==> design/flow/design.v <==
`timescale 1ns/1ps
module ddr2_test
	(
	input  wire          clk,
	input  wire          reset,
	input  wire          writes_en,
	input  wire          reads_en,
	input  wire          calib_done, 
	output reg           ib_re,
	input  wire [31:0]   ib_data,
	input  wire [7:0]    ib_count,  
	input  wire          ib_valid,
	input  wire          ib_empty,
	output reg           ob_we,
	output reg  [31:0]   ob_data,
	input  wire [9:0]    ob_count,
	output reg           p0_rd_en_o, 
	input  wire          p0_rd_empty,
	input  wire [31:0]   p0_rd_data,
	input  wire          p0_cmd_full,
	output reg           p0_cmd_en,
	output reg  [2:0]    p0_cmd_instr,
	output reg  [29:0]   p0_cmd_byte_addr,
	output wire [5:0]    p0_cmd_bl_o, 
	input  wire          p0_wr_full,
	output reg           p0_wr_en,
	output reg  [31:0]   p0_wr_data,
	output wire [3:0]    p0_wr_mask,
	output reg [26:0]		MEMORY_COUNT  
	);
localparam FIFO_SIZE      = 1024;
localparam BURST_LEN      = 10;   
wire        rd_fifo_afull;
reg  [29:0] cmd_byte_addr_wr, cmd_byte_addr_rd;
reg  [5:0]  burst_cnt;
reg         write_mode;
reg         read_mode;
reg         reset_d;
assign p0_cmd_bl_o = BURST_LEN - 1;
assign p0_wr_mask = 4'b0000;
always @(posedge clk) write_mode <= writes_en;
always @(posedge clk) read_mode <= reads_en;
always @(posedge clk) reset_d <= reset;
integer state;
localparam s_idle  = 0,
           s_write1 = 10,
           s_write2 = 11,
           s_write3 = 12,
           s_read1 = 20,
           s_read2 = 21,
           s_read3 = 22,
           s_read4 = 23,
			  s_writecmd0 = 30,
			  s_writecmd1 = 31,
			  s_readcmd0 = 40,
			  s_readcmd1 = 41;
always @(posedge clk) begin
	if (reset_d) begin
		state           	<= s_idle;
		burst_cnt       	<= BURST_LEN;
		cmd_byte_addr_wr  <= 0;
		cmd_byte_addr_rd  <= 0;
		p0_cmd_instr 		<= 3'b0;
		p0_cmd_byte_addr 	<= 30'b0;
		MEMORY_COUNT		<= 0;
		p0_cmd_instr 	<= 3'd0;
		p0_cmd_en 		<= 1'b0;
		p0_wr_en 		<= 1'b0;
		p0_rd_en_o 		<= 1'b0;
		ib_re 			<= 1'b0;
		ob_we 			<= 1'b0;
	end else begin
		case (state)
			s_idle: begin
				p0_cmd_en 	<= 1'b0;  
				p0_wr_en 	<= 1'b0;	
				p0_rd_en_o 	<= 1'b0;
				ib_re 		<= 1'b0;
				ob_we 		<= 1'b0;
				burst_cnt <= BURST_LEN;
				if ((p0_cmd_full == 1'b0) && (p0_cmd_en == 1'b0) && calib_done==1 && write_mode==1 && (ib_count >= BURST_LEN) && (MEMORY_COUNT<(27'd0-4*BURST_LEN))) begin
					state <= s_write1;
				end else if ((p0_cmd_full == 1'b0) && (p0_cmd_en == 1'b0) && calib_done==1 && read_mode==1 && (ob_count<(FIFO_SIZE-1-4*BURST_LEN) ) && (MEMORY_COUNT>4*BURST_LEN)) begin
					state <= s_readcmd0;
				end
			end
			s_write1: begin
				p0_wr_en <= 1'b0;					  
				ib_re <= 1'b1;
				state <= s_write2;
			end
			s_write2: begin
				ib_re <= 1'b0;
				if(ib_valid==1) begin
					p0_wr_data <= ib_data;
					burst_cnt <= burst_cnt - 1;
					state <= s_write3;
				end
			end
			s_write3: begin
				if (p0_wr_full == 1'b0) begin
					p0_wr_en   <= 1'b1;
					if (burst_cnt == 6'd0) begin
						state <= s_writecmd0;
						MEMORY_COUNT	  <= MEMORY_COUNT+4*BURST_LEN;
					end else begin
						state 			  <= s_write1;
					end
				end
			end
			s_writecmd0: begin
				p0_wr_en    	  <= 1'b0;
				p0_cmd_byte_addr <= cmd_byte_addr_wr;
				cmd_byte_addr_wr <= cmd_byte_addr_wr + 4*BURST_LEN;  
				p0_cmd_instr     <= 3'b000;
				state 			  <= s_writecmd1;
			end
			s_writecmd1: begin
				p0_cmd_en <= 1'b1;				 
				state <= s_idle;					 
			end
			s_readcmd0: begin
				p0_cmd_instr <= 3'b001;						 	 
				p0_cmd_byte_addr <= cmd_byte_addr_rd; 	 
				state <= s_readcmd1;	
			end
			s_readcmd1: begin
				p0_cmd_en <= 1'b1;					 
				state <= s_read1;	
			end
			s_read1: begin
				p0_cmd_en <= 1'b0;				  
				if (p0_rd_empty==0) begin 		  
					p0_rd_en_o  <= 1'b1;			  
					state <= s_read2;
				end
			end
			s_read2: begin
				ob_data <= p0_rd_data;		 
				p0_rd_en_o  <= 1'b0;					 	 
				state <= s_read3;
			end
			s_read3: begin
				ob_we 		  <= 1'b1;		 
				burst_cnt <= burst_cnt - 1;		 
				state <= s_read4;
			end
			s_read4: begin
				ob_we <= 1'b0;								 
				if ((burst_cnt == 6'd0)) begin 	 
					MEMORY_COUNT <= MEMORY_COUNT - 4*BURST_LEN; 			 
					cmd_byte_addr_rd	<= cmd_byte_addr_rd + 4*BURST_LEN;  
					state <= s_idle;
				end else begin
					state <= s_read1;
				end
			end
		endcase
	end
end
endmodule
==> design/flow/run.sh <==
#!/bin/bash
# the make line also repeats each setting of config.mk as NAME=value (left out here)
make -C /OpenROAD-flow-scripts/flow DESIGN_CONFIG=/design/flow/config.mk WORK_HOME=/design/flow/orfs CLKGATE_MAP_FILE= finish
==> design/flow/config.mk <==
export PLATFORM = sky130hd
export DESIGN_NAME = ddr2_test
export DESIGN_NICKNAME = ddr2_test
export VERILOG_FILES = /design/flow/design.v
export SDC_FILE = /design/flow/constraint.sdc
export NUM_CORES = 4
export LEC_CHECK = 0
export CAP_MARGIN = 10
export CORE_MARGIN = 2
export CORE_UTILIZATION = 66
export CTS_CLUSTER_DIAMETER = 363
export CTS_CLUSTER_SIZE = 35
export GPL_TIMING_DRIVEN = 1
export HOLD_SLACK_MARGIN = 0.29
export SETUP_SLACK_MARGIN = 0.05
export SLEW_MARGIN = 20
export TNS_END_PERCENT = 70
==> design/flow/constraint.sdc <==
create_clock -name core_clock -period 1.9 [get_ports {clk}]
set_input_delay 0.3800 -clock core_clock [delete_from_list [all_inputs] [get_ports {clk}]]
set_output_delay 0.3800 -clock core_clock [all_outputs]
set_load 0.01 [all_outputs]
==> results of run 1 <==
[per-stage QoR]
step | setup slack, ns | cell area, µm² | setup TNS [ns] | hold WS, ns
global placement | -0.211 | 10900 | -1.10 | 0.463
detailed placement | -0.289 | 10900 | -2.11 | 0.476
floorplan | -0.0863 | 8380 | -0.0863 | 0.408
==> impl_metrics.env, run 1 <==
# implementation run metrics
export IMPL_synth_area_in_xor_xnor_pct=6.54
export IMPL_synth_main_ff_cell="sky130_fd_sc_hd__dfxtp_1"
export IMPL_floorplan_utilization_pct=68.2
export IMPL_number_of_buffers_added_on_ports=210
export IMPL_synth_cellmix_simpleShare_pct=20.1
export IMPL_design_core_area_um2=12200
export IMPL_netlist_area_um2=8300
export IMPL_result_of_the_run="did not finish"
export IMPL_yosysCellCount=827
export IMPL_synthDominantAreaCellType="sky130_fd_sc_hd__dfxtp_1"
export IMPL_ff_latch_count_synth=196
export IMPL_most_common_cell="sky130_fd_sc_hd__nor2_1"
export IMPL_post_synth_tally_of_flip_flops_with_integrated_enable=64
export IMPL_netlist_top_cells_area="sky130_fd_sc_hd__dfxtp_1 (32%), sky130_fd_sc_hd__edfxtp_1 (23%), sky130_fd_sc_hd__nor2_1 (6.2%)"
export IMPL_top_cell_area_share_pct=31.8
export IMPL_stop_error="[ERROR DPL-0033] detailed placement checks failed during check placement."
export IMPL_placed_cells=1222
export IMPL_chip_area_um2=13500
export IMPL_syn_instance_count=827
export IMPL_synth_seq_share_pct=55.0
export IMPL_stop_stage="4_1_cts"
export IMPL_synth_adder_area_share_pct=1.06
export IMPL_synthTopCellsByCount="sky130_fd_sc_hd__nor2_1 (138), sky130_fd_sc_hd__dfxtp_1 (132), sky130_fd_sc_hd__edfxtp_1 (64), sky130_fd_sc_hd__xnor2_1 (52), sky130_fd_sc_hd__a21oi_1 (48)"
export IMPL_num_io_pins=231
export IMPL_ys_sh_aoi_pct=9.17
export IMPL_number_of_placement_rows=40
export IMPL_synth_warning_count=1
export IMPL_synthesis_area_per_instance_um2=10.0
export IMPL_yosys_mux_area_fraction_pct=3.47
export IMPL_die_x_um=116
export IMPL_netlist_logic_family_top="simple AND/OR/NAND/NOR gates"
export IMPL_synth_cell_types=56
export IMPL_finalWeightedCongestion=0.943
export IMPL_synth_chip_area_um2=8300
export IMPL_detailedPlacementHpwl_mm=17.2
export IMPL_postSynth_asyncResetShare_pct=0
export IMPL_die_y_um=116
==> run 2: changes to the inputs <==
CAP_MARGIN = 20   (was 10)
CORE_UTILIZATION = 71   (was 66)
CTS_CLUSTER_DIAMETER = 377   (was 363)
CTS_CLUSTER_SIZE = 37   (was 35)
GPL_TIMING_DRIVEN = default   (was 1)
PLACE_DENSITY_LB_ADDON = 0.01   (was default)
SETUP_SLACK_MARGIN = 0.58   (was 0.05)
TNS_END_PERCENT = default   (was 70)
clock period = 2.33 ns   (was 1.9 ns; I/O delays follow)
==> impl_metrics.env, run 2 <==
# implementation run metrics
export IMPL_result_of_the_run="did not finish"
export IMPL_stop_stage="3_5_place_dp"
export IMPL_stop_error="[ERROR DPL-0033] detailed placement checks failed during check placement."
export IMPL_synth_warning_count=1
export IMPL_netlist_area_um2=8300
export IMPL_postSynth_asyncResetShare_pct=0
export IMPL_floorplan_utilization_pct=72.7
export IMPL_synth_cell_types=56
export IMPL_top_cell_area_share_pct=31.8
export IMPL_synthDominantAreaCellType="sky130_fd_sc_hd__dfxtp_1"
export IMPL_synth_area_in_xor_xnor_pct=6.54
export IMPL_synth_chip_area_um2=8300
export IMPL_yosys_mux_area_fraction_pct=3.47
export IMPL_ff_latch_count_synth=196
export IMPL_synth_adder_area_share_pct=1.06
export IMPL_number_of_placement_rows=39
export IMPL_synth_main_ff_cell="sky130_fd_sc_hd__dfxtp_1"
export IMPL_netlist_logic_family_top="simple AND/OR/NAND/NOR gates"
export IMPL_most_common_cell="sky130_fd_sc_hd__nor2_1"
export IMPL_number_of_buffers_added_on_ports=210
export IMPL_yosysCellCount=827
export IMPL_synthTopCellsByCount="sky130_fd_sc_hd__nor2_1 (138), sky130_fd_sc_hd__dfxtp_1 (132), sky130_fd_sc_hd__edfxtp_1 (64), sky130_fd_sc_hd__xnor2_1 (52), sky130_fd_sc_hd__a21oi_1 (48)"
export IMPL_ys_sh_aoi_pct=9.17
export IMPL_die_y_um=112
export IMPL_post_synth_tally_of_flip_flops_with_integrated_enable=64
export IMPL_num_io_pins=231
export IMPL_netlist_top_cells_area="sky130_fd_sc_hd__dfxtp_1 (32%), sky130_fd_sc_hd__edfxtp_1 (23%), sky130_fd_sc_hd__nor2_1 (6.2%)"
export IMPL_synthesis_area_per_instance_um2=10.0
export IMPL_synth_seq_share_pct=55.0
export IMPL_chip_area_um2=12600
export IMPL_finalWeightedCongestion=0.920
export IMPL_synth_cellmix_simpleShare_pct=20.1
export IMPL_syn_instance_count=827
export IMPL_design_core_area_um2=11400
export IMPL_die_x_um=112
==> run 2: through the flow <==
stage | cells | setup slack [ns] | power (mW) | cell area, µm² | hold WS (ns)
3_3_place_gp | 1144 | 0.150 | 3.84 | 10500 | 0.461
2_1_floorplan | 843 | 0.497 | 3.70 | 8510 | 0.433
==> run 3: changes to the inputs <==
CORE_ASPECT_RATIO = 0.88   (was default)
CORE_MARGIN = 7   (was 2)
CORE_UTILIZATION = 65   (was 71)
CTS_CLUSTER_DIAMETER = 174   (was 377)
CTS_CLUSTER_SIZE = 11   (was 37)
GPL_TIMING_DRIVEN = 1   (was default)
HOLD_SLACK_MARGIN = default   (was 0.29)
PLACE_DENSITY_LB_ADDON = 0.06   (was 0.01)
SETUP_SLACK_MARGIN = default   (was 0.58)
clock period = 1.48 ns   (was 2.33 ns; I/O delays follow)
==> impl_metrics.env, run 3 <==
# implementation run metrics
export IMPL_die_y_um=120
export IMPL_synth_adder_area_share_pct=1.06
export IMPL_post_synth_tally_of_flip_flops_with_integrated_enable=64
export IMPL_netlist_top_cells_area="sky130_fd_sc_hd__dfxtp_1 (32%), sky130_fd_sc_hd__edfxtp_1 (23%), sky130_fd_sc_hd__nor2_1 (6.2%)"
export IMPL_synth_chip_area_um2=8300
export IMPL_synth_warning_count=1
export IMPL_ff_latch_count_synth=196
export IMPL_die_x_um=134
export IMPL_most_common_cell="sky130_fd_sc_hd__nor2_1"
export IMPL_netlist_area_um2=8300
export IMPL_yosysCellCount=827
export IMPL_design_core_area_um2=12400
export IMPL_stop_stage="3_5_place_dp"
export IMPL_stop_error="[ERROR DPL-0033] detailed placement checks failed during check placement."
export IMPL_synthesis_area_per_instance_um2=10.0
export IMPL_synth_cellmix_simpleShare_pct=20.1
export IMPL_number_of_placement_rows=38
export IMPL_top_cell_area_share_pct=31.8
export IMPL_netlist_logic_family_top="simple AND/OR/NAND/NOR gates"
export IMPL_synth_main_ff_cell="sky130_fd_sc_hd__dfxtp_1"
export IMPL_synthDominantAreaCellType="sky130_fd_sc_hd__dfxtp_1"
export IMPL_result_of_the_run="did not finish"
export IMPL_yosys_mux_area_fraction_pct=3.47
export IMPL_synth_area_in_xor_xnor_pct=6.54
export IMPL_postSynth_asyncResetShare_pct=0
export IMPL_synthTopCellsByCount="sky130_fd_sc_hd__nor2_1 (138), sky130_fd_sc_hd__dfxtp_1 (132), sky130_fd_sc_hd__edfxtp_1 (64), sky130_fd_sc_hd__xnor2_1 (52), sky130_fd_sc_hd__a21oi_1 (48)"
export IMPL_num_io_pins=231
export IMPL_finalWeightedCongestion=0.886
export IMPL_syn_instance_count=827
export IMPL_number_of_buffers_added_on_ports=210
export IMPL_synth_seq_share_pct=55.0
export IMPL_chip_area_um2=16100
export IMPL_floorplan_utilization_pct=66.9
export IMPL_ys_sh_aoi_pct=9.17
export IMPL_synth_cell_types=56
==> run 4: changes to the inputs <==
CAP_MARGIN = 0   (was 20)
CORE_ASPECT_RATIO = default   (was 0.88)
CORE_MARGIN = 2   (was 7)
CORE_UTILIZATION = 71   (was 65)
CTS_CLUSTER_DIAMETER = default   (was 174)
CTS_CLUSTER_SIZE = 29   (was 11)
GPL_TIMING_DRIVEN = default   (was 1)
PLACE_DENSITY = 0.65   (was default)
PLACE_DENSITY_LB_ADDON = default   (was 0.06)
SETUP_SLACK_MARGIN = -0.08   (was default)
clock period = 2.1 ns   (was 1.48 ns; I/O delays follow)
==> impl_metrics.env, run 4 <==
# implementation run metrics
export IMPL_synth_chip_area_um2=8300
export IMPL_chip_area_um2=12600
export IMPL_synth_cellmix_simpleShare_pct=20.1
export IMPL_netlist_logic_family_top="simple AND/OR/NAND/NOR gates"
export IMPL_result_of_the_run="did not finish"
export IMPL_yosysCellCount=827
export IMPL_synthesis_area_per_instance_um2=10.0
export IMPL_netlist_top_cells_area="sky130_fd_sc_hd__dfxtp_1 (32%), sky130_fd_sc_hd__edfxtp_1 (23%), sky130_fd_sc_hd__nor2_1 (6.2%)"
export IMPL_stop_error="[ERROR DPL-0033] detailed placement checks failed during check placement."
export IMPL_finalWeightedCongestion=0.866
export IMPL_ff_latch_count_synth=196
export IMPL_postSynth_asyncResetShare_pct=0
export IMPL_detailedPlacementHpwl_mm=19.9
export IMPL_synth_warning_count=1
export IMPL_synth_adder_area_share_pct=1.06
export IMPL_synthTopCellsByCount="sky130_fd_sc_hd__nor2_1 (138), sky130_fd_sc_hd__dfxtp_1 (132), sky130_fd_sc_hd__edfxtp_1 (64), sky130_fd_sc_hd__xnor2_1 (52), sky130_fd_sc_hd__a21oi_1 (48)"
export IMPL_top_cell_area_share_pct=31.8
export IMPL_most_common_cell="sky130_fd_sc_hd__nor2_1"
export IMPL_number_of_buffers_added_on_ports=210
export IMPL_die_x_um=112
export IMPL_floorplan_utilization_pct=72.7
export IMPL_num_io_pins=231
export IMPL_number_of_placement_rows=39
export IMPL_die_y_um=112
export IMPL_placed_cells=1169
export IMPL_synth_cell_types=56
export IMPL_post_synth_tally_of_flip_flops_with_integrated_enable=64
export IMPL_yosys_mux_area_fraction_pct=3.47
export IMPL_syn_instance_count=827
export IMPL_synthDominantAreaCellType="sky130_fd_sc_hd__dfxtp_1"
export IMPL_synth_seq_share_pct=55.0
export IMPL_synth_area_in_xor_xnor_pct=6.54
export IMPL_ys_sh_aoi_pct=9.17
export IMPL_netlist_area_um2=8300
export IMPL_stop_stage="4_1_cts"
export IMPL_design_core_area_um2=11400
export IMPL_synth_main_ff_cell="sky130_fd_sc_hd__dfxtp_1"
## run 4: through the flow
stage	cell area [µm²]	power, mW	worst slack (ns)	setup TNS [ns]	hold WS (ns)
floorplan	8360	4.11	0.0432	0	0.433
global placement	10600	4.26	-0.0242	-0.0364	0.456
detailed placement	10600	4.29	-0.228	-1.22	0.500
==> run 5: changes to the inputs <==
CAP_MARGIN = 20   (was 0)
CORE_UTILIZATION = 59   (was 71)
CTS_CLUSTER_SIZE = default   (was 29)
PLACE_DENSITY = default   (was 0.65)
SETUP_SLACK_MARGIN = default   (was -0.08)
clock period = 1.66 ns   (was 2.1 ns; I/O delays follow)
==> impl_metrics.env, run 5 <==
# implementation run metrics
export IMPL_cts_buf_count=17
export IMPL_finalWeightedCongestion=0.965
export IMPL_clock_tree_root_cell="sky130_fd_sc_hd__clkbuf_16"
export IMPL_grt_ovfl_total=960
export IMPL_detailed_place_area_um2=11800
export IMPL_postSynth_asyncResetShare_pct=0
export IMPL_netlist_logic_family_top="simple AND/OR/NAND/NOR gates"
export IMPL_synth_seq_share_pct=55.0
export IMPL_synth_cell_types=56
export IMPL_setup_slack_at_placement_ns=-0.429
export IMPL_die_x_um=123
export IMPL_synth_cellmix_simpleShare_pct=20.1
export IMPL_number_of_buffers_added_on_ports=210
export IMPL_yosys_mux_area_fraction_pct=3.47
export IMPL_netlist_area_um2=8300
export IMPL_detailedPlacementHpwl_mm=18.4
export IMPL_synthTopCellsByCount="sky130_fd_sc_hd__nor2_1 (138), sky130_fd_sc_hd__dfxtp_1 (132), sky130_fd_sc_hd__edfxtp_1 (64), sky130_fd_sc_hd__xnor2_1 (52), sky130_fd_sc_hd__a21oi_1 (48)"
export IMPL_die_y_um=123
export IMPL_chip_area_um2=15000
export IMPL_synth_warning_count=1
export IMPL_top_cell_area_share_pct=31.8
export IMPL_synth_area_in_xor_xnor_pct=6.54
export IMPL_synth_chip_area_um2=8300
export IMPL_yosysCellCount=827
export IMPL_globalRouteTotalUtil_pct=96.1
export IMPL_synth_main_ff_cell="sky130_fd_sc_hd__dfxtp_1"
export IMPL_stop_stage="5_1_grt"
export IMPL_most_common_cell="sky130_fd_sc_hd__nor2_1"
export IMPL_num_io_pins=231
export IMPL_result_of_the_run="did not finish"
export IMPL_stop_error="[ERROR GRT-0232] Routing congestion too high. Check the congestion heatmap in the GUI."
export IMPL_design_core_area_um2=13800
export IMPL_floorplan_utilization_pct=60.0
export IMPL_ys_sh_aoi_pct=9.17
export IMPL_netlist_top_cells_area="sky130_fd_sc_hd__dfxtp_1 (32%), sky130_fd_sc_hd__edfxtp_1 (23%), sky130_fd_sc_hd__nor2_1 (6.2%)"
export IMPL_placed_cells=1318
export IMPL_synth_adder_area_share_pct=1.06
export IMPL_number_of_placement_rows=43
export IMPL_cts_max_path_buffers=2
export IMPL_cts_htree_levels=4
export IMPL_synthDominantAreaCellType="sky130_fd_sc_hd__dfxtp_1"
export IMPL_post_synth_tally_of_flip_flops_with_integrated_enable=64
export IMPL_num_clock_sinks=196
export IMPL_ff_latch_count_synth=196
export IMPL_synthesis_area_per_instance_um2=10.0
export IMPL_syn_instance_count=827
[run 5: routing by layer]
metal / overflow / track usage [%]
met4: 292 / 115
met2: 658 / 121
met5: 0 / 29.2
met1: 4 / 88.4
met3: 6 / 71.0
[run 5: stage by stage]
stage,utilization [%],hold WS (ns)
4_1_cts,93.1,0.321
3_5_place_dp,85.3,0.495
3_3_place_gp,85.3,0.451
2_1_floorplan,-,0.360
[run 5: repair_timing]
item	4_1_cts
buffers inserted	13
hold buffers	0
gates cloned	0
pin swaps	28
resized	207
endpoints found under the setup margin	151
==> run 6: changes to the inputs <==
CORE_ASPECT_RATIO = 1.33   (was default)
CORE_UTILIZATION = 63   (was 59)
CTS_CLUSTER_DIAMETER = 213   (was default)
CTS_CLUSTER_SIZE = 94   (was default)
PLACE_DENSITY_LB_ADDON = 0.08   (was default)
TNS_END_PERCENT = 5   (was default)
clock period = 3.0 ns   (was 1.66 ns; I/O delays follow)
==> impl_metrics.env, run 6 <==
# yosys + openroad results
export IMPL_cts_tree="yes"
export IMPL_synthTopCellsByCount="sky130_fd_sc_hd__nor2_1 (138), sky130_fd_sc_hd__dfxtp_1 (132), sky130_fd_sc_hd__edfxtp_1 (64), sky130_fd_sc_hd__xnor2_1 (52), sky130_fd_sc_hd__a21oi_1 (48)"
export IMPL_p_per_area_nw_per_um2=473
export IMPL_finalWeightedCongestion=0.845
export IMPL_syn_instance_count=827
export IMPL_endpoint="MEMORY_COUNT[23]"
export IMPL_comb_power_uw=185
export IMPL_ys_sh_aoi_pct=9.17
export IMPL_power_share_sequential_pct=52.8
export IMPL_fin_tns_setup_ns=0
export IMPL_power_net_switching_mw=1.11
export IMPL_design_core_area_um2=12900
export IMPL_clock_network_power_mw=2.27
export IMPL_netlist_top_cells_area="sky130_fd_sc_hd__dfxtp_1 (32%), sky130_fd_sc_hd__edfxtp_1 (23%), sky130_fd_sc_hd__nor2_1 (6.2%)"
export IMPL_crit_path_max_fanout=25
export IMPL_grt_max_degree=57
export IMPL_synth_chip_area_um2=8300
export IMPL_globalRouteTotalUtil_pct=32.2
export IMPL_cts_max_path_buffers=2
export IMPL_route_layer_met1_wl_mm=8.61
export IMPL_synth_area_in_xor_xnor_pct=6.54
export IMPL_finalSetupViolCount=0
export IMPL_floorplan_utilization_pct=64.3
export IMPL_cp_required_ns=3.32
export IMPL_path_depth=6
export IMPL_ff_latch_count_synth=196
export IMPL_number_of_post_cts_setup_repair_buffers=0
export IMPL_detail_route_wirelength_mm=23.3
export IMPL_nNetsFinal=1117
export IMPL_antenna_violating_nets_post_route=0
export IMPL_final_max_slew_viol_count=0
export IMPL_clock_insertion_delay_worst_skew_ns=0.43
export IMPL_power_top_consumer="sequential cells"
export IMPL_number_of_buffers_added_on_ports=210
export IMPL_grt_antenna_before_repair=2
export IMPL_worst_hold_startpoint="cmd_byte_addr_rd[28]"
export IMPL_routed_via_density=5.89
export IMPL_logic_area_um2=3420
export IMPL_crit_chain="buf_4 -> o2111ai_1 -> buf_4 -> a211oi_1 -> a21oi_1 -> a31o_2"
export IMPL_max_slew_worst_pin_slew_ns=1.01
export IMPL_finalWorstPathRequiredPeriod_ns=2.37
export IMPL_internal_power_mw=4.10
export IMPL_yosysCellCount=827
export IMPL_die_x_um=104
export IMPL_power_leakage_nw=3.74
export IMPL_p_sw_share_pct=21.3
export IMPL_startpoint_type="flop"
export IMPL_final_hold_violation_count=0
export IMPL_dr_pass1_iters=6
export IMPL_cts_htree_levels=4
export IMPL_yosys_mux_area_fraction_pct=3.47
export IMPL_num_io_pins=231
export IMPL_worst_path_most_repeated_cell="sky130_fd_sc_hd__buf_4"
export IMPL_critical_path_slowest_cell="sky130_fd_sc_hd__dfxtp_1"
export IMPL_clock_power_share_pct=43.6
export IMPL_layout_filler_cells=714
export IMPL_finalClockPeriodUsage_pct=78.9
export IMPL_detailedPlacementHpwl_mm=15.6
export IMPL_worst_setup_path_end_kind="flop"
export IMPL_seqCellArea_um2=4570
export IMPL_achievable_frequency_mhz=422
export IMPL_synth_warning_count=1
export IMPL_worst_clock_skew_ns=0.0125
export IMPL_combinationalPowerShare_pct=3.6
export IMPL_crit_buf_inv=2
export IMPL_worst_hold_path_type="reg2reg"
export IMPL_cts_resized=0
export IMPL_chip_area_um2=14100
export IMPL_synthDominantAreaCellType="sky130_fd_sc_hd__dfxtp_1"
export IMPL_uppermost_metal_layer_occupied_by_signal_nets="met5"
export IMPL_maxCapViolCount=0
export IMPL_synthesis_area_per_instance_um2=10.0
export IMPL_cts_buf_count=17
export IMPL_area_overhead_of_the_layout_relative_to_synthesis_pct=32.9
export IMPL_detail_route_drc_violations=0
export IMPL_met3RoutedLength_mm=1.82
export IMPL_timing_slew_headroom_pct=32.6
export IMPL_netlist_area_um2=8300
export IMPL_clock_tree_root_cell="sky130_fd_sc_hd__clkbuf_16"
export IMPL_grt_ovfl_total=0
export IMPL_log_warning_count=31
export IMPL_worst_r2r_setup_slack_ns=0.63
export IMPL_min_path_cells=2
export IMPL_unrepaired_setup_endpoints_after_global_routing="false"
export IMPL_number_of_placement_rows=48
export IMPL_critical_path_max_stage_delay_ns=0.62
export IMPL_crit_type="reg2reg"
export IMPL_dr_total_vias=7108
export IMPL_most_common_cell="sky130_fd_sc_hd__nor2_1"
export IMPL_worst_path_dominant_cell_family="AND-OR/OR-AND gates"
export IMPL_timing_critical_path_from="state[10]"
export IMPL_top_cell_area_share_pct=31.8
export IMPL_result_of_the_run="finished clean"
export IMPL_total_power_mw=5.21
export IMPL_cp_arrival_ns=2.69
export IMPL_path_clk_slew_ns=0.07
export IMPL_drt_wirelength_per_cell_um=19.3
export IMPL_global_route_wire_length_before_repair_mm=35.6
export IMPL_synth_cellmix_simpleShare_pct=20.1
export IMPL_routed_wl_met2_mm=12.1
export IMPL_synth_main_ff_cell="sky130_fd_sc_hd__dfxtp_1"
export IMPL_pg_seq_mw=2.75
export IMPL_drt_first_iter_violations=466
export IMPL_hold_end="p0_cmd_byte_addr[28]"
export IMPL_worst_r2r_cell_count=6
export IMPL_r2r_end="MEMORY_COUNT[23]"
export IMPL_die_y_um=136
export IMPL_synth_seq_share_pct=55.0
export IMPL_postCtsHoldBufs=0
export IMPL_netlist_logic_family_top="simple AND/OR/NAND/NOR gates"
export IMPL_postSynth_asyncResetShare_pct=0
export IMPL_synth_adder_area_share_pct=1.06
export IMPL_grt_pass1_vias=6648
export IMPL_post_synth_tally_of_flip_flops_with_integrated_enable=64
export IMPL_num_clock_sinks=196
export IMPL_vdd_drop_max_v=0.000355
export IMPL_synth_cell_types=56
export IMPL_critical_path_reg2reg_startpoint="state[10]"
[run 6: routing by layer]
metal / track usage [%] / vias up
met1: 36.3 / 3377
li1: - / 3273
met4: 13.2 / 2
met5: 0 / -
met3: 9.44 / 81
met2: 57.4 / 375
[run 6: through the flow]
step / hold slack [ns] / instance area, µm² / setup WS [ns] / utilization, % / instances
floorplan: 0.433 / 8360 / 0.395 / - / 843
global placement: 0.459 / 10400 / 0.595 / 80.9 / 1174
global route: 0.523 / 11000 / 0.504 / 85.4 / 1206
CTS: 0.504 / 11000 / 0.671 / 85.4 / 1206
finish: 0.508 / 11000 / 0.633 / 85.4 / 1207
detailed placement: 0.473 / 10400 / 0.508 / 80.9 / 1174
[run 6: layout make-up]
| cell class | instances | share of cell area, % |
|---|---|---|
| Sequential cell | 196 | 41.4 |
| Multi-Input combinational cell | 566 | 31.0 |
| Timing Repair Buffer | 218 | 19.6 |
| Clock buffer | 19 | 3.92 |
| Tap cell | 175 | 1.99 |
| Clock inverter | 13 | 1.37 |
| Inverter | 19 | 0.647 |
| Antenna cell | 1 | 0.0227 |
==> run 7: changes to the inputs <==
CORE_ASPECT_RATIO = default   (was 1.33)
CORE_UTILIZATION = 58   (was 63)
CTS_CLUSTER_DIAMETER = default   (was 213)
CTS_CLUSTER_SIZE = 32   (was 94)
PLACE_DENSITY = 0.6   (was default)
PLACE_DENSITY_LB_ADDON = default   (was 0.08)
TNS_END_PERCENT = 60   (was 5)
clock period = 1.73 ns   (was 3.0 ns; I/O delays follow)
==> impl_metrics.env, run 7 <==
# yosys + openroad results
export IMPL_grt_pass1_vias=7485
export IMPL_unrepaired_setup_endpoints_after_global_routing="true"
export IMPL_routed_via_density=6.11
export IMPL_pg_seq_mw=4.75
export IMPL_power_top_consumer="sequential cells"
export IMPL_die_x_um=124
export IMPL_max_slew_worst_pin_slew_ns=0.575
export IMPL_power_net_switching_mw=1.97
export IMPL_final_max_slew_viol_count=0
export IMPL_endpoint="MEMORY_COUNT[25]"
export IMPL_drt_first_iter_violations=929
export IMPL_synthDominantAreaCellType="sky130_fd_sc_hd__dfxtp_1"
export IMPL_worst_setup_path_end_kind="flop"
export IMPL_area_overhead_of_the_layout_relative_to_synthesis_pct=55.3
export IMPL_combinationalPowerShare_pct=3.9
export IMPL_cts_tree="yes"
export IMPL_detailedPlacementHpwl_mm=16.7
export IMPL_maxCapViolCount=0
export IMPL_syn_instance_count=827
export IMPL_floorplan_utilization_pct=59.6
export IMPL_r2r_end="MEMORY_COUNT[25]"
export IMPL_synth_main_ff_cell="sky130_fd_sc_hd__dfxtp_1"
export IMPL_postCtsHoldBufs=0
export IMPL_cts_max_path_buffers=2
export IMPL_finalSetupViolCount=35
export IMPL_synth_chip_area_um2=8300
export IMPL_worst_hold_path_type="in2reg"
export IMPL_vdd_drop_max_v=0.000777
export IMPL_timing_critical_path_from="MEMORY_COUNT[4]"
export IMPL_grt_max_degree=57
export IMPL_drt_wirelength_per_cell_um=22.2
export IMPL_nNetsFinal=1241
export IMPL_worst_hold_startpoint="reset"
export IMPL_uppermost_metal_layer_occupied_by_signal_nets="met5"
export IMPL_netlist_top_cells_area="sky130_fd_sc_hd__dfxtp_1 (32%), sky130_fd_sc_hd__edfxtp_1 (23%), sky130_fd_sc_hd__nor2_1 (6.2%)"
export IMPL_achievable_frequency_mhz=490
export IMPL_critical_path_reg2reg_startpoint="MEMORY_COUNT[4]"
export IMPL_path_depth=7
export IMPL_chip_area_um2=15300
export IMPL_hold_end="reset_d"
export IMPL_power_share_sequential_pct=51.3
export IMPL_routed_wl_met2_mm=14.8
export IMPL_number_of_buffers_added_on_ports=210
export IMPL_result_of_the_run="failed layout checks"
export IMPL_worst_r2r_setup_slack_ns=-0.31
export IMPL_number_of_placement_rows=43
export IMPL_grt_ovfl_total=0
export IMPL_post_synth_tally_of_flip_flops_with_integrated_enable=64
export IMPL_timing_slew_headroom_pct=61.5
export IMPL_so_faults="setup timing"
export IMPL_finalCoreUtilization_pct=92.5
export IMPL_postSynth_asyncResetShare_pct=0
export IMPL_detailed_place_area_um2=11400
export IMPL_fin_tns_setup_ns=-3.92
export IMPL_num_clock_sinks=196
export IMPL_synthesis_area_per_instance_um2=10.0
export IMPL_cp_arrival_ns=2.39
export IMPL_setup_slack_at_placement_ns=-0.297
export IMPL_cts_buf_count=17
export IMPL_finalWeightedCongestion=0.942
export IMPL_dr_pass1_iters=5
export IMPL_cts_htree_levels=4
export IMPL_crit_path_max_fanout=5
export IMPL_synth_area_in_xor_xnor_pct=6.54
export IMPL_most_common_cell="sky130_fd_sc_hd__nor2_1"
export IMPL_comb_power_uw=361
export IMPL_final_hold_violation_count=0
export IMPL_layout_cells_non_filler=1335
export IMPL_worst_r2r_cell_count=7
export IMPL_critical_path_slowest_cell="sky130_fd_sc_hd__a2111o_1"
export IMPL_worst_clock_skew_ns=0.00827
export IMPL_finalClockPeriodUsage_pct=118
export IMPL_placed_cells=1286
export IMPL_internal_power_mw=7.29
export IMPL_synthTopCellsByCount="sky130_fd_sc_hd__nor2_1 (138), sky130_fd_sc_hd__dfxtp_1 (132), sky130_fd_sc_hd__edfxtp_1 (64), sky130_fd_sc_hd__xnor2_1 (52), sky130_fd_sc_hd__a21oi_1 (48)"
export IMPL_min_path_cells=1
export IMPL_route_layer_met1_wl_mm=10.9
export IMPL_crit_chain="inv_1 -> ha_2 -> nand2b_4 -> a32oi_2 -> a2111o_1 -> or3_1 -> a21oi_1"
export IMPL_power_leakage_nw=5.04
export IMPL_synth_cell_types=56
export IMPL_path_clk_slew_ns=0.07
export IMPL_ff_latch_count_synth=196
export IMPL_yosysCellCount=827
export IMPL_worst_path_dominant_cell_family="AND-OR/OR-AND gates"
export IMPL_dr_total_vias=8162
export IMPL_crit_type="reg2reg"
export IMPL_synth_cellmix_simpleShare_pct=20.1
export IMPL_antenna_violating_nets_post_route=0
export IMPL_synth_adder_area_share_pct=1.06
export IMPL_clock_tree_root_cell="sky130_fd_sc_hd__clkbuf_16"
export IMPL_globalRouteTotalUtil_pct=32.3
export IMPL_clock_power_share_pct=44.8
export IMPL_synth_seq_share_pct=55.0
export IMPL_yosys_mux_area_fraction_pct=3.47
export IMPL_grt_antenna_before_repair=1
export IMPL_log_warning_count=36
export IMPL_detail_route_drc_violations=0
export IMPL_clock_network_power_mw=4.15
export IMPL_top_cell_area_share_pct=31.8
export IMPL_finalWorstPathRequiredPeriod_ns=2.04
export IMPL_route_antenna_diode_count=0
export IMPL_netlist_area_um2=8300
export IMPL_global_route_wire_length_before_repair_mm=38.1
export IMPL_startpoint_type="flop"
export IMPL_crit_buf_inv=1
export IMPL_post_route_cell_area_um2=12900
export IMPL_synth_warning_count=1
export IMPL_setup_slack_ns=-0.311
export IMPL_cp_required_ns=2.08
export IMPL_critical_path_max_stage_delay_ns=0.48
export IMPL_design_core_area_um2=13900
export IMPL_p_per_area_nw_per_um2=719
export IMPL_p_sw_share_pct=21.3
export IMPL_met3RoutedLength_mm=2.65
export IMPL_ys_sh_aoi_pct=9.17
export IMPL_num_io_pins=231
export IMPL_netlist_logic_family_top="simple AND/OR/NAND/NOR gates"
export IMPL_detail_route_wirelength_mm=29.6
export IMPL_die_y_um=124
export IMPL_clock_insertion_delay_worst_skew_ns=0.44
-- run 7: stage by stage --
stage	power, mW	hold slack, ns
6_report	9.26	0.339
4_1_cts	9.24	0.336
5_1_grt	9.45	0.350
3_5_place_dp	5.21	0.462
2_1_floorplan	4.99	0.374
3_3_place_gp	5.19	0.455
-- run 7: layer usage --
metal / global-route usage [%] / vias up
met5: 0 / -
met4: 11.8 / 2
met3: 7.28 / 154
met2: 56.2 / 570
met1: 39.3 / 3910
li1: - / 3526
-- run 7: layout make-up --
class,instances,area (µm²)
flip-flops and latches,196,4630
multi-input cells,566,4140
repair buffers,342,3200
fillers,494,1050
clock buffers,19,443
well taps,180,225
clock inverters,13,170
inverters,19,71.3
-- run 7: what timing repair did --
| action | 4_1_cts | 5_1_grt |
|---|---|---|
| endpoints found under the setup margin | 62 | 74 |
| gates resized | 93 | 106 |
| pin swaps | 21 | 27 |
| setup buffers | 8 | 9 |
==> run 8: changes to the inputs <==
ABC_AREA = 1   (was default)
CORE_UTILIZATION = 52   (was 58)
CTS_CLUSTER_DIAMETER = 374   (was default)
CTS_CLUSTER_SIZE = 98   (was 32)
TNS_END_PERCENT = default   (was 60)
clock period = 1.07 ns   (was 1.73 ns; I/O delays follow)
==> impl_metrics.env, run 8 <==
# yosys + openroad results
export IMPL_r2r_end="MEMORY_COUNT[17]"
export IMPL_path_depth=9
export IMPL_finalWorstPathRequiredPeriod_ns=1.84
export IMPL_detailedPlacementHpwl_mm=19.2
export IMPL_clock_insertion_delay_worst_skew_ns=0.45
export IMPL_synth_chip_area_um2=8730
export IMPL_placed_cells=1685
export IMPL_result_of_the_run="failed layout checks"
export IMPL_worst_path_most_repeated_cell="sky130_fd_sc_hd__nor2_4"
export IMPL_startpoint_type="flop"
export IMPL_synth_cell_types=46
export IMPL_log_warning_count=37
export IMPL_synth_main_ff_cell="sky130_fd_sc_hd__dfxtp_1"
export IMPL_timing_critical_path_from="burst_cnt[0]"
export IMPL_design_core_area_um2=16500
export IMPL_finalSetupViolCount=304
export IMPL_logic_area_um2=4860
export IMPL_cts_max_path_buffers=2
export IMPL_antenna_violating_nets_post_route=0
export IMPL_drt_first_iter_violations=1904
export IMPL_comb_power_uw=881
export IMPL_nNetsFinal=1649
export IMPL_layout_filler_cells=486
export IMPL_route_antenna_diode_count=0
export IMPL_grt_antenna_before_repair=1
export IMPL_detailed_place_area_um2=13000
export IMPL_most_common_cell="sky130_fd_sc_hd__nand2_1"
export IMPL_synth_seq_share_pct=52.3
export IMPL_dr_pass1_iters=12
export IMPL_critical_path_max_stage_delay_ns=0.35
export IMPL_crit_chain="inv_2 -> ha_4 -> nand3_4 -> nor2_4 -> buf_12 -> nand2_2 -> nor2_4 -> nor2_1 -> nor3b_2"
export IMPL_grt_ovfl_total=0
export IMPL_global_route_wire_length_before_repair_mm=46.6
export IMPL_worst_clock_skew_ns=0.0120
export IMPL_area_overhead_of_the_layout_relative_to_synthesis_pct=76.7
export IMPL_cp_required_ns=1.38
export IMPL_ys_sh_aoi_pct=11.0
export IMPL_synth_cellmix_simpleShare_pct=26.9
export IMPL_grt_pass1_vias=9441
export IMPL_number_of_placement_rows=47
export IMPL_hold_end="write_mode"
export IMPL_drt_wirelength_per_cell_um=25.7
export IMPL_worst_r2r_cell_count=9
export IMPL_final_max_slew_viol_count=0
export IMPL_fin_tns_setup_ns=-65.20
export IMPL_critical_path_slowest_cell="sky130_fd_sc_hd__dfxtp_2"
export IMPL_floorplan_utilization_pct=52.8
export IMPL_worst_r2r_setup_slack_ns=-0.77
export IMPL_finalClockPeriodUsage_pct=172
export IMPL_die_x_um=134
export IMPL_total_power_mw=15.2
export IMPL_synthDominantAreaCellType="sky130_fd_sc_hd__dfxtp_1"
export IMPL_clock_power_share_pct=44.3
export IMPL_maxCapViolCount=0
export IMPL_netlist_logic_family_top="simple AND/OR/NAND/NOR gates"
export IMPL_endpoint="MEMORY_COUNT[17]"
export IMPL_synthTopCellsByCount="sky130_fd_sc_hd__nand2_1 (209), sky130_fd_sc_hd__nor2_1 (174), sky130_fd_sc_hd__dfxtp_1 (132), sky130_fd_sc_hd__inv_1 (103), sky130_fd_sc_hd__a21oi_1 (67)"
export IMPL_ff_latch_count_synth=196
export IMPL_yosys_mux_area_fraction_pct=0
export IMPL_finalWeightedCongestion=0.867
export IMPL_worst_path_dominant_cell_family="simple AND/OR/NAND/NOR gates"
export IMPL_globalRouteTotalUtil_pct=32.9
export IMPL_worst_hold_startpoint="writes_en"
export IMPL_chip_area_um2=17800
export IMPL_setup_slack_at_placement_ns=-0.675
export IMPL_achievable_frequency_mhz=543
export IMPL_setup_slack_ns=-0.770
export IMPL_cp_arrival_ns=2.16
export IMPL_top_cell_area_share_pct=30.3
export IMPL_finalCoreUtilization_pct=93.3
export IMPL_detail_route_drc_violations=0
export IMPL_so_faults="setup timing"
export IMPL_cts_htree_levels=4
export IMPL_combinationalPowerShare_pct=5.8
export IMPL_post_synth_tally_of_flip_flops_with_integrated_enable=64
export IMPL_clock_network_power_mw=6.74
export IMPL_worst_hold_path_type="in2reg"
export IMPL_min_path_cells=1
export IMPL_hold_ws_ns=0.207
export IMPL_syn_instance_count=1064
export IMPL_p_sw_share_pct=25.1
export IMPL_critical_path_reg2reg_startpoint="burst_cnt[0]"
export IMPL_seqCellArea_um2=4760
export IMPL_p_per_area_nw_per_um2=988
export IMPL_vdd_drop_max_v=0.00114
export IMPL_cts_buf_count=17
export IMPL_final_hold_violation_count=0
export IMPL_postSynth_asyncResetShare_pct=0
export IMPL_grt_max_degree=39
export IMPL_crit_type="reg2reg"
export IMPL_detail_route_wirelength_mm=45.9
export IMPL_dr_total_vias=11700
export IMPL_synth_warning_count=1
export IMPL_unrepaired_setup_endpoints_after_global_routing="true"
export IMPL_synthesis_area_per_instance_um2=8.20
export IMPL_internal_power_mw=11.4
export IMPL_power_leakage_nw=6.44
export IMPL_post_route_cell_area_um2=15400
export IMPL_netlist_top_cells_area="sky130_fd_sc_hd__dfxtp_1 (30%), sky130_fd_sc_hd__edfxtp_1 (22%), sky130_fd_sc_hd__nand2_1 (9.0%)"
export IMPL_power_top_consumer="sequential cells"
export IMPL_power_share_sequential_pct=49.9
export IMPL_die_y_um=134
export IMPL_clock_tree_root_cell="sky130_fd_sc_hd__clkbuf_16"
export IMPL_crit_buf_inv=2
export IMPL_yosysCellCount=1064
export IMPL_power_net_switching_mw=3.82
export IMPL_worst_setup_path_end_kind="flop"
export IMPL_num_io_pins=231
export IMPL_synth_adder_area_share_pct=1.00
export IMPL_netlist_area_um2=8730
export IMPL_num_clock_sinks=196
export IMPL_cts_tree="yes"
export IMPL_path_clk_slew_ns=0.08
export IMPL_pg_seq_mw=7.61
export IMPL_postCtsHoldBufs=0
export IMPL_number_of_buffers_added_on_ports=210
export IMPL_layout_cells_non_filler=1783
export IMPL_crit_path_max_fanout=11
export IMPL_synth_area_in_xor_xnor_pct=0.602
export IMPL_routed_via_density=6.54
==> run 8: cell type report <==
cell class | instances | share of cell area (%)
Clock buffer | 18 | 2.78
Clock inverter | 14 | 1.06
Inverter | 108 | 2.82
Multi-Input combinational cell | 727 | 31.5
Sequential cell | 196 | 30.9
Tap cell | 220 | 1.78
Timing Repair Buffer | 500 | 29.1
==> run 8: what timing repair did <==
action | 4_1_cts | 5_1_grt
buffers inserted | 26 | 42
endpoints found under the setup margin | 297 | 306
resized | 775 | 189
pin swaps | 67 | 71
endpoints found under the hold margin | 0 | 0
cloned | 0 | 10
==> run 8: routing by layer <==
layer / GRT usage, % / up-vias / share of wire [%]
met5: 0 / - / 0.026
li1: - / 4502 / -
met4: 13.3 / 2 / 10
met3: 5.37 / 520 / 13
met2: 58.3 / 1299 / 46
met1: 39.8 / 5334 / 31
==> run 9: changes to the inputs <==
ABC_AREA = default   (was 1)
CORE_UTILIZATION = 18   (was 52)
CTS_CLUSTER_DIAMETER = default   (was 374)
CTS_CLUSTER_SIZE = default   (was 98)
clock period = 3.12 ns   (was 1.07 ns; I/O delays follow)
==> impl_metrics.env, run 9 <==
# yosys + openroad results
export IMPL_crit_path_max_fanout=11
export IMPL_nNetsFinal=1116
export IMPL_achievable_frequency_mhz=433
export IMPL_finalCoreUtilization_pct=25.4
export IMPL_design_core_area_um2=45500
export IMPL_globalRouteTotalUtil_pct=9.52
export IMPL_total_power_mw=4.93
export IMPL_cts_htree_levels=4
export IMPL_worst_setup_path_end_kind="primary output"
export IMPL_chip_area_um2=47800
export IMPL_timing_slew_headroom_pct=39.5
export IMPL_endpoint="MEMORY_COUNT[6]"
export IMPL_yosysCellCount=827
export IMPL_timing_critical_path_from="MEMORY_COUNT[6]"
export IMPL_power_top_consumer="sequential cells"
export IMPL_combinationalPowerShare_pct=3.7
export IMPL_final_hold_violation_count=0
export IMPL_antenna_violating_nets_post_route=0
export IMPL_critical_path_slowest_cell="sky130_fd_sc_hd__clkdlybuf4s50_1"
export IMPL_netlist_logic_family_top="simple AND/OR/NAND/NOR gates"
export IMPL_die_y_um=219
export IMPL_crit_buf_inv=1
export IMPL_detail_route_drc_violations=0
export IMPL_maxCapViolCount=0
export IMPL_worst_path_dominant_cell_family="buffers and inverters"
export IMPL_drt_wirelength_per_cell_um=14.1
export IMPL_worst_r2r_setup_slack_ns=0.83
export IMPL_route_antenna_diode_count=0
export IMPL_synth_adder_area_share_pct=1.06
export IMPL_clock_tree_root_cell="sky130_fd_sc_hd__clkbuf_16"
export IMPL_worst_hold_startpoint="state[7]"
export IMPL_path_clk_slew_ns=0.07
export IMPL_finalSetupViolCount=0
export IMPL_result_of_the_run="finished clean"
export IMPL_synthesis_area_per_instance_um2=10.0
export IMPL_seqCellArea_um2=4570
export IMPL_unrepaired_setup_endpoints_after_global_routing="false"
export IMPL_worst_clock_skew_ns=0.0141
export IMPL_floorplan_utilization_pct=18.2
export IMPL_yosys_mux_area_fraction_pct=3.47
export IMPL_cts_max_path_buffers=2
export IMPL_cts_resized=0
export IMPL_grt_pass1_vias=6356
export IMPL_dr_total_vias=6594
export IMPL_crit_chain="clkdlybuf4s50_1"
export IMPL_path_depth=1
export IMPL_layout_filler_cells=4894
export IMPL_synth_cell_types=56
export IMPL_routed_via_density=4.05
export IMPL_die_x_um=219
export IMPL_internal_power_mw=3.87
export IMPL_synth_cellmix_simpleShare_pct=20.1
export IMPL_synthTopCellsByCount="sky130_fd_sc_hd__nor2_1 (138), sky130_fd_sc_hd__dfxtp_1 (132), sky130_fd_sc_hd__edfxtp_1 (64), sky130_fd_sc_hd__xnor2_1 (52), sky130_fd_sc_hd__a21oi_1 (48)"
export IMPL_critical_path_max_stage_delay_ns=0.70
export IMPL_grt_antenna_before_repair=1
export IMPL_fin_tns_setup_ns=0
export IMPL_pg_seq_mw=2.64
export IMPL_r2r_end="MEMORY_COUNT[26]"
export IMPL_worst_r2r_cell_count=5
export IMPL_synth_chip_area_um2=8300
export IMPL_finalClockPeriodUsage_pct=74.1
export IMPL_area_overhead_of_the_layout_relative_to_synthesis_pct=39.1
export IMPL_finalWorstPathRequiredPeriod_ns=2.31
export IMPL_detailedPlacementHpwl_mm=16.7
export IMPL_final_max_slew_viol_count=0
export IMPL_num_clock_sinks=196
export IMPL_global_route_wire_length_before_repair_mm=35.0
export IMPL_setup_slack_ns=0.809
export IMPL_grt_max_degree=122
export IMPL_ff_latch_count_synth=196
export IMPL_power_net_switching_mw=1.07
export IMPL_cp_required_ns=2.50
export IMPL_detail_route_wirelength_mm=23.0
export IMPL_synth_main_ff_cell="sky130_fd_sc_hd__dfxtp_1"
export IMPL_most_common_cell="sky130_fd_sc_hd__nor2_1"
export IMPL_power_leakage_nw=3.73
export IMPL_grt_ovfl_total=0
export IMPL_clock_insertion_delay_worst_skew_ns=0.45
export IMPL_ys_sh_aoi_pct=9.17
export IMPL_number_of_placement_rows=78
export IMPL_clock_network_power_mw=2.11
export IMPL_number_of_buffers_added_on_ports=210
export IMPL_drt_first_iter_violations=365
export IMPL_number_of_post_cts_setup_repair_buffers=0
export IMPL_crit_type="reg2out"
export IMPL_log_warning_count=33
export IMPL_p_sw_share_pct=21.6
export IMPL_cp_arrival_ns=1.69
export IMPL_logic_area_um2=3430
export IMPL_num_io_pins=231
export IMPL_syn_instance_count=827
export IMPL_hold_ws_ns=0.481
export IMPL_synthDominantAreaCellType="sky130_fd_sc_hd__dfxtp_1"
export IMPL_cts_tree="yes"
export IMPL_p_per_area_nw_per_um2=428
export IMPL_startpoint_type="flop"
export IMPL_top_cell_area_share_pct=31.8
export IMPL_comb_power_uw=181
export IMPL_setup_slack_at_placement_ns=0.599
export IMPL_clock_power_share_pct=42.8
export IMPL_power_share_sequential_pct=53.6
export IMPL_postSynth_asyncResetShare_pct=0
export IMPL_max_slew_worst_pin_slew_ns=0.906
export IMPL_min_path_cells=2
export IMPL_synth_warning_count=1
export IMPL_cts_buf_count=17
export IMPL_dr_pass1_iters=4
export IMPL_postCtsHoldBufs=0
export IMPL_worst_hold_path_type="reg2reg"
export IMPL_synth_area_in_xor_xnor_pct=6.54
export IMPL_netlist_top_cells_area="sky130_fd_sc_hd__dfxtp_1 (32%), sky130_fd_sc_hd__edfxtp_1 (23%), sky130_fd_sc_hd__nor2_1 (6.2%)"
export IMPL_vdd_drop_max_v=0.000374
export IMPL_finalWeightedCongestion=0.774
export IMPL_hold_end="state[2]"
export IMPL_netlist_area_um2=8300
export IMPL_critical_path_reg2reg_startpoint="state[10]"
export IMPL_synth_seq_share_pct=55.0
export IMPL_post_synth_tally_of_flip_flops_with_integrated_enable=64
[run 9: final cells by class]
| type | instances | area share (%) |
|---|---|---|
| clock inverter | 11 | 0.802 |
| inverter | 19 | 0.618 |
| sequential | 196 | 39.6 |
| tap | 600 | 6.50 |
| timing repair buffer | 217 | 18.8 |
| clock buffer | 19 | 4.02 |
| multi-input combinational | 566 | 29.7 |
[run 9: metrics by stage]
| stage | cells | cell area (µm²) |
|---|---|---|
| final | 1628 | 11500 |
| after global routing | 1628 | 11500 |
| after CTS | 1628 | 11500 |
| after detailed placement | 1598 | 11000 |
| after global placement | 1598 | 11000 |
| after floorplan | 843 | 8360 |
[run 9: per-layer routing]
metal / wire length [µm] / global-route usage [%] / vias up
li1: - / - / 3256
met1: 10000 / 11.3 / 3091
met2: 10800 / 15.9 / 215
met3: 1690 / 3.02 / 30
met4: 461 / 3.83 / 2
met5: 8 / 0 / -
==> run 10: changes to the inputs <==
CORE_ASPECT_RATIO = 0.5   (was default)
CORE_UTILIZATION = 40   (was 18)
CTS_CLUSTER_DIAMETER = 218   (was default)
CTS_CLUSTER_SIZE = 94   (was default)
PLACE_DENSITY = default   (was 0.6)
PLACE_DENSITY_LB_ADDON = 0.29   (was default)
TNS_END_PERCENT = 50   (was default)
clock period = 3.0 ns   (was 3.12 ns; I/O delays follow)
==> impl_metrics.env, run 10 <==
# yosys + openroad results
export IMPL_grt_pass1_vias=6316
export IMPL_pg_seq_mw=2.76
export IMPL_layout_filler_cells=1793
export IMPL_cts_tree="yes"
export IMPL_unrepaired_setup_endpoints_after_global_routing="false"
export IMPL_postSynth_asyncResetShare_pct=0
export IMPL_cts_buf_count=17
export IMPL_finalSetupViolCount=0
export IMPL_synthDominantAreaCellType="sky130_fd_sc_hd__dfxtp_1"
export IMPL_most_common_cell="sky130_fd_sc_hd__nor2_1"
export IMPL_num_clock_sinks=196
export IMPL_achievable_frequency_mhz=441
export IMPL_post_synth_tally_of_flip_flops_with_integrated_enable=64
export IMPL_grt_max_degree=62
export IMPL_post_route_cell_area_um2=11200
export IMPL_synth_cellmix_simpleShare_pct=20.1
export IMPL_synth_cell_types=56
export IMPL_floorplan_utilization_pct=40.6
export IMPL_number_of_post_cts_setup_repair_buffers=0
export IMPL_synth_main_ff_cell="sky130_fd_sc_hd__dfxtp_1"
export IMPL_number_of_buffers_added_on_ports=210
export IMPL_dr_total_vias=6700
export IMPL_antenna_violating_nets_post_route=0
export IMPL_synth_area_in_xor_xnor_pct=6.54
export IMPL_grt_antenna_before_repair=0
export IMPL_setup_slack_ns=0.734
export IMPL_finalWorstPathRequiredPeriod_ns=2.27
export IMPL_chip_area_um2=22000
export IMPL_combinationalPowerShare_pct=3.3
export IMPL_worst_clock_skew_ns=0.00540
export IMPL_power_leakage_nw=3.77
export IMPL_r2r_end="MEMORY_COUNT[23]"
export IMPL_p_sw_share_pct=20.4
export IMPL_area_overhead_of_the_layout_relative_to_synthesis_pct=34.9
export IMPL_vdd_drop_max_v=0.000385
export IMPL_detail_route_drc_violations=0
export IMPL_cts_htree_levels=4
export IMPL_synthTopCellsByCount="sky130_fd_sc_hd__nor2_1 (138), sky130_fd_sc_hd__dfxtp_1 (132), sky130_fd_sc_hd__edfxtp_1 (64), sky130_fd_sc_hd__xnor2_1 (52), sky130_fd_sc_hd__a21oi_1 (48)"
export IMPL_logic_area_um2=3420
export IMPL_synthesis_area_per_instance_um2=10.0
export IMPL_die_x_um=208
export IMPL_finalClockPeriodUsage_pct=75.5
export IMPL_cts_max_path_buffers=2
export IMPL_max_slew_worst_pin_slew_ns=0.674
export IMPL_worst_setup_path_end_kind="flop"
export IMPL_detail_route_wirelength_mm=20.9
export IMPL_yosys_mux_area_fraction_pct=3.47
export IMPL_cts_resized=0
export IMPL_finalWeightedCongestion=0.839
export IMPL_worst_hold_path_type="reg2reg"
export IMPL_detailed_place_area_um2=10600
export IMPL_grt_ovfl_total=0
export IMPL_clock_insertion_delay_worst_skew_ns=0.44
export IMPL_clock_tree_root_cell="sky130_fd_sc_hd__clkbuf_16"
export IMPL_critical_path_slowest_cell="sky130_fd_sc_hd__a211oi_1"
export IMPL_ff_latch_count_synth=196
export IMPL_setup_slack_at_placement_ns=0.511
export IMPL_routed_via_density=5.13
export IMPL_yosysCellCount=827
export IMPL_crit_path_max_fanout=17
export IMPL_hold_ws_ns=0.485
export IMPL_internal_power_mw=4.21
export IMPL_netlist_logic_family_top="simple AND/OR/NAND/NOR gates"
export IMPL_design_core_area_um2=20500
export IMPL_clock_power_share_pct=44.5
export IMPL_netlist_area_um2=8300
export IMPL_syn_instance_count=827
export IMPL_clock_network_power_mw=2.35
export IMPL_drt_wirelength_per_cell_um=16.0
export IMPL_log_warning_count=31
export IMPL_number_of_placement_rows=37
export IMPL_synth_warning_count=1
export IMPL_final_max_slew_viol_count=0
export IMPL_finalCoreUtilization_pct=54.7
export IMPL_worst_hold_startpoint="state[11]"
export IMPL_crit_chain="buf_4 -> buf_4 -> o21ba_2 -> nand3_1 -> a211oi_1 -> a21oi_1 -> a31o_2"
export IMPL_hold_end="state[0]"
export IMPL_fin_tns_setup_ns=0
export IMPL_path_clk_slew_ns=0.07
export IMPL_min_path_cells=2
export IMPL_critical_path_reg2reg_startpoint="state[10]"
export IMPL_drt_first_iter_violations=472
export IMPL_ys_sh_aoi_pct=9.17
export IMPL_result_of_the_run="finished clean"
export IMPL_critical_path_max_stage_delay_ns=0.50
export IMPL_dr_pass1_iters=4
export IMPL_worst_r2r_cell_count=7
export IMPL_route_antenna_diode_count=0
export IMPL_maxCapViolCount=0
export IMPL_synth_seq_share_pct=55.0
export IMPL_netlist_top_cells_area="sky130_fd_sc_hd__dfxtp_1 (32%), sky130_fd_sc_hd__edfxtp_1 (23%), sky130_fd_sc_hd__nor2_1 (6.2%)"
export IMPL_cp_required_ns=3.34
export IMPL_power_top_consumer="sequential cells"
export IMPL_power_share_sequential_pct=52.2
export IMPL_endpoint="MEMORY_COUNT[23]"
export IMPL_seqCellArea_um2=4570
export IMPL_path_depth=7
export IMPL_crit_type="reg2reg"
export IMPL_postCtsHoldBufs=0
export IMPL_worst_r2r_setup_slack_ns=0.73
export IMPL_power_net_switching_mw=1.08
export IMPL_timing_slew_headroom_pct=55.0
export IMPL_worst_path_dominant_cell_family="AND-OR/OR-AND gates"
export IMPL_startpoint_type="flop"
export IMPL_worst_path_most_repeated_cell="sky130_fd_sc_hd__buf_4"
export IMPL_final_hold_violation_count=0
export IMPL_nNetsFinal=1119
export IMPL_global_route_wire_length_before_repair_mm=33.3
export IMPL_comb_power_uw=172
export IMPL_cp_arrival_ns=2.61
export IMPL_detailedPlacementHpwl_mm=14.9
export IMPL_crit_buf_inv=2
export IMPL_synth_adder_area_share_pct=1.06
export IMPL_synth_chip_area_um2=8300
export IMPL_globalRouteTotalUtil_pct=19.1
export IMPL_timing_critical_path_from="state[10]"
export IMPL_p_per_area_nw_per_um2=472
export IMPL_die_y_um=106
export IMPL_num_io_pins=231
export IMPL_top_cell_area_share_pct=31.8
==> run 10: per-stage QoR <==
step,std cells,power [mW]
after CTS,1306,5.34
after detailed placement,1274,2.99
after floorplan,843,2.88
after global routing,1306,5.47
after global placement,1274,2.99
final,1306,5.29
==> run 10: routing by layer <==
metal | track usage (%) | routed length, µm | vias to the layer above
li1 | - | - | 3288
met1 | 24.5 | 9490 | 3197
met2 | 31.9 | 10000 | 195
met3 | 4.47 | 1080 | 20
met4 | 6.33 | 318 | 0
met5 | 0 | 0 | -
==> run 10: cell type report <==
class | count | area share, %
clock inverter | 12 | 1.27
sequential | 196 | 40.8
inverter | 19 | 0.637
clock buffer | 20 | 4.21
timing repair buffer | 220 | 19.4
multi-input combinational | 566 | 30.6
tap | 273 | 3.05
==> run 11: changes to the inputs <==
CAP_MARGIN = 30   (was 20)
CELL_PAD_IN_SITES_DETAIL_PLACEMENT = 1   (was default)
CORE_ASPECT_RATIO = default   (was 0.5)
CORE_MARGIN = 8   (was 2)
CORE_UTILIZATION = 44   (was 40)
CTS_CLUSTER_DIAMETER = 297   (was 218)
CTS_CLUSTER_SIZE = 39   (was 94)
GPL_ROUTABILITY_DRIVEN = 0   (was default)
GPL_TIMING_DRIVEN = 0   (was default)
MAX_ROUTING_LAYER = met5   (was default)
PLACE_DENSITY_LB_ADDON = default   (was 0.29)
SETUP_SLACK_MARGIN = -0.07   (was default)
SLEW_MARGIN = 5   (was 20)
TNS_END_PERCENT = 15   (was 50)
clock period = 3.4 ns   (was 3.0 ns; I/O delays follow)
==> impl_metrics.env, run 11 <==
# yosys + openroad results
export IMPL_num_clock_sinks=196
export IMPL_synthDominantAreaCellType="sky130_fd_sc_hd__dfxtp_1"
export IMPL_cp_required_ns=3.72
export IMPL_power_top_consumer="sequential cells"
export IMPL_path_clk_slew_ns=0.07
export IMPL_netlist_area_um2=8300
export IMPL_top_cell_area_share_pct=31.8
export IMPL_netlist_logic_family_top="simple AND/OR/NAND/NOR gates"
export IMPL_drt_wirelength_per_cell_um=21.2
export IMPL_synth_warning_count=1
export IMPL_design_core_area_um2=18600
export IMPL_netlist_top_cells_area="sky130_fd_sc_hd__dfxtp_1 (32%), sky130_fd_sc_hd__edfxtp_1 (23%), sky130_fd_sc_hd__nor2_1 (6.2%)"
export IMPL_p_sw_share_pct=21.7
export IMPL_detailedPlacementHpwl_mm=21.3
export IMPL_drt_first_iter_violations=311
export IMPL_path_depth=6
export IMPL_achievable_frequency_mhz=388
export IMPL_dr_pass1_iters=4
export IMPL_layout_filler_cells=2072
export IMPL_synthTopCellsByCount="sky130_fd_sc_hd__nor2_1 (138), sky130_fd_sc_hd__dfxtp_1 (132), sky130_fd_sc_hd__edfxtp_1 (64), sky130_fd_sc_hd__xnor2_1 (52), sky130_fd_sc_hd__a21oi_1 (48)"
export IMPL_hold_end="state[2]"
export IMPL_detail_route_drc_violations=0
export IMPL_synthesis_area_per_instance_um2=10.0
export IMPL_number_of_post_cts_setup_repair_buffers=0
export IMPL_worst_r2r_setup_slack_ns=0.82
export IMPL_timing_critical_path_from="MEMORY_COUNT[6]"
export IMPL_num_io_pins=231
export IMPL_fin_tns_setup_ns=0
export IMPL_die_x_um=153
export IMPL_critical_path_slowest_cell="sky130_fd_sc_hd__nor4_1"
export IMPL_power_leakage_nw=3.85
export IMPL_setup_slack_ns=0.820
export IMPL_cts_tree="yes"
export IMPL_comb_power_uw=199
export IMPL_endpoint="MEMORY_COUNT[26]"
export IMPL_area_overhead_of_the_layout_relative_to_synthesis_pct=36.8
export IMPL_power_share_sequential_pct=52.1
export IMPL_cts_max_path_buffers=2
export IMPL_post_route_cell_area_um2=11400
export IMPL_detailed_place_area_um2=10800
export IMPL_unrepaired_setup_endpoints_after_global_routing="false"
export IMPL_detail_route_wirelength_mm=28.0
export IMPL_clock_insertion_delay_worst_skew_ns=0.43
export IMPL_max_slew_worst_pin_slew_ns=0.891
export IMPL_layout_cells_non_filler=1319
export IMPL_chip_area_um2=23500
export IMPL_ff_latch_count_synth=196
export IMPL_finalClockPeriodUsage_pct=75.9
export IMPL_most_common_cell="sky130_fd_sc_hd__nor2_1"
export IMPL_crit_chain="clkbuf_1 -> nand4_1 -> nor4_1 -> o2111ai_1 -> a211oi_1 -> mux2_2"
export IMPL_total_power_mw=4.64
export IMPL_grt_max_degree=34
export IMPL_crit_type="reg2reg"
export IMPL_worst_setup_path_end_kind="flop"
export IMPL_crit_path_max_fanout=10
export IMPL_critical_path_reg2reg_startpoint="MEMORY_COUNT[6]"
export IMPL_worst_path_dominant_cell_family="simple AND/OR/NAND/NOR gates"
export IMPL_grt_pass1_vias=7218
export IMPL_placed_cells=1287
export IMPL_final_max_slew_viol_count=0
export IMPL_final_hold_violation_count=0
export IMPL_syn_instance_count=827
export IMPL_synth_area_in_xor_xnor_pct=6.54
export IMPL_yosysCellCount=827
export IMPL_power_net_switching_mw=1.01
export IMPL_postCtsHoldBufs=0
export IMPL_worst_clock_skew_ns=0.00767
export IMPL_synth_cellmix_simpleShare_pct=20.1
export IMPL_synth_adder_area_share_pct=1.06
export IMPL_internal_power_mw=3.63
export IMPL_finalWorstPathRequiredPeriod_ns=2.58
export IMPL_number_of_placement_rows=50
export IMPL_globalRouteTotalUtil_pct=23.6
export IMPL_cts_resized=0
export IMPL_p_per_area_nw_per_um2=409
export IMPL_log_warning_count=32
export IMPL_finalSetupViolCount=0
export IMPL_finalCoreUtilization_pct=61.1
export IMPL_timing_slew_headroom_pct=40.5
export IMPL_r2r_end="MEMORY_COUNT[26]"
export IMPL_clock_power_share_pct=43.6
export IMPL_dr_total_vias=7144
export IMPL_floorplan_utilization_pct=44.7
export IMPL_synth_cell_types=56
export IMPL_clock_tree_root_cell="sky130_fd_sc_hd__clkbuf_16"
export IMPL_hold_ws_ns=0.486
export IMPL_worst_hold_path_type="reg2reg"
export IMPL_grt_antenna_before_repair=0
export IMPL_antenna_violating_nets_post_route=0
export IMPL_worst_hold_startpoint="state[7]"
export IMPL_combinationalPowerShare_pct=4.3
export IMPL_min_path_cells=2
export IMPL_number_of_buffers_added_on_ports=210
export IMPL_critical_path_max_stage_delay_ns=0.53
export IMPL_vdd_drop_max_v=0.000350
export IMPL_worst_r2r_cell_count=6
export IMPL_result_of_the_run="finished clean"
export IMPL_clock_network_power_mw=2.02
export IMPL_synth_main_ff_cell="sky130_fd_sc_hd__dfxtp_1"
export IMPL_maxCapViolCount=0
export IMPL_synth_seq_share_pct=55.0
export IMPL_routed_via_density=5.42
export IMPL_route_antenna_diode_count=0
export IMPL_grt_ovfl_total=0
export IMPL_crit_buf_inv=1
export IMPL_startpoint_type="flop"
export IMPL_postSynth_asyncResetShare_pct=0
export IMPL_yosys_mux_area_fraction_pct=3.47
export IMPL_synth_chip_area_um2=8300
export IMPL_nNetsFinal=1171
export IMPL_setup_slack_at_placement_ns=0.703
export IMPL_cts_htree_levels=4
export IMPL_cp_arrival_ns=2.90
export IMPL_ys_sh_aoi_pct=9.17
export IMPL_pg_seq_mw=2.42
export IMPL_cts_buf_count=17
export IMPL_global_route_wire_length_before_repair_mm=43.3
export IMPL_die_y_um=153
export IMPL_post_synth_tally_of_flip_flops_with_integrated_enable=64
[run 11: final cells by class]
cell class                 count  area (µm²)  area share (%)
buffer                        62         305            2.69
clock buffer                  19         433            3.81
clock inverter                13         156            1.38
inverter                      19        71.3           0.628
multi-input combinational    566        3430            30.2
sequential                   196        4560            40.2
tap                          234         293            2.58
timing repair buffer         210        2100            18.5
[run 11: layer usage]
metal / GRT usage, % / vias up / share of wire (%)
met1: 30.9 / 3524 / 47
met2: 38.7 / 198 / 47
met3: 4.71 / 32 / 4.5
met4: 7.00 / 0 / 1.7
li1: - / 3390 / -
met5: 0 / - / 0
Power is estimated from default activity; no workload was simulated.
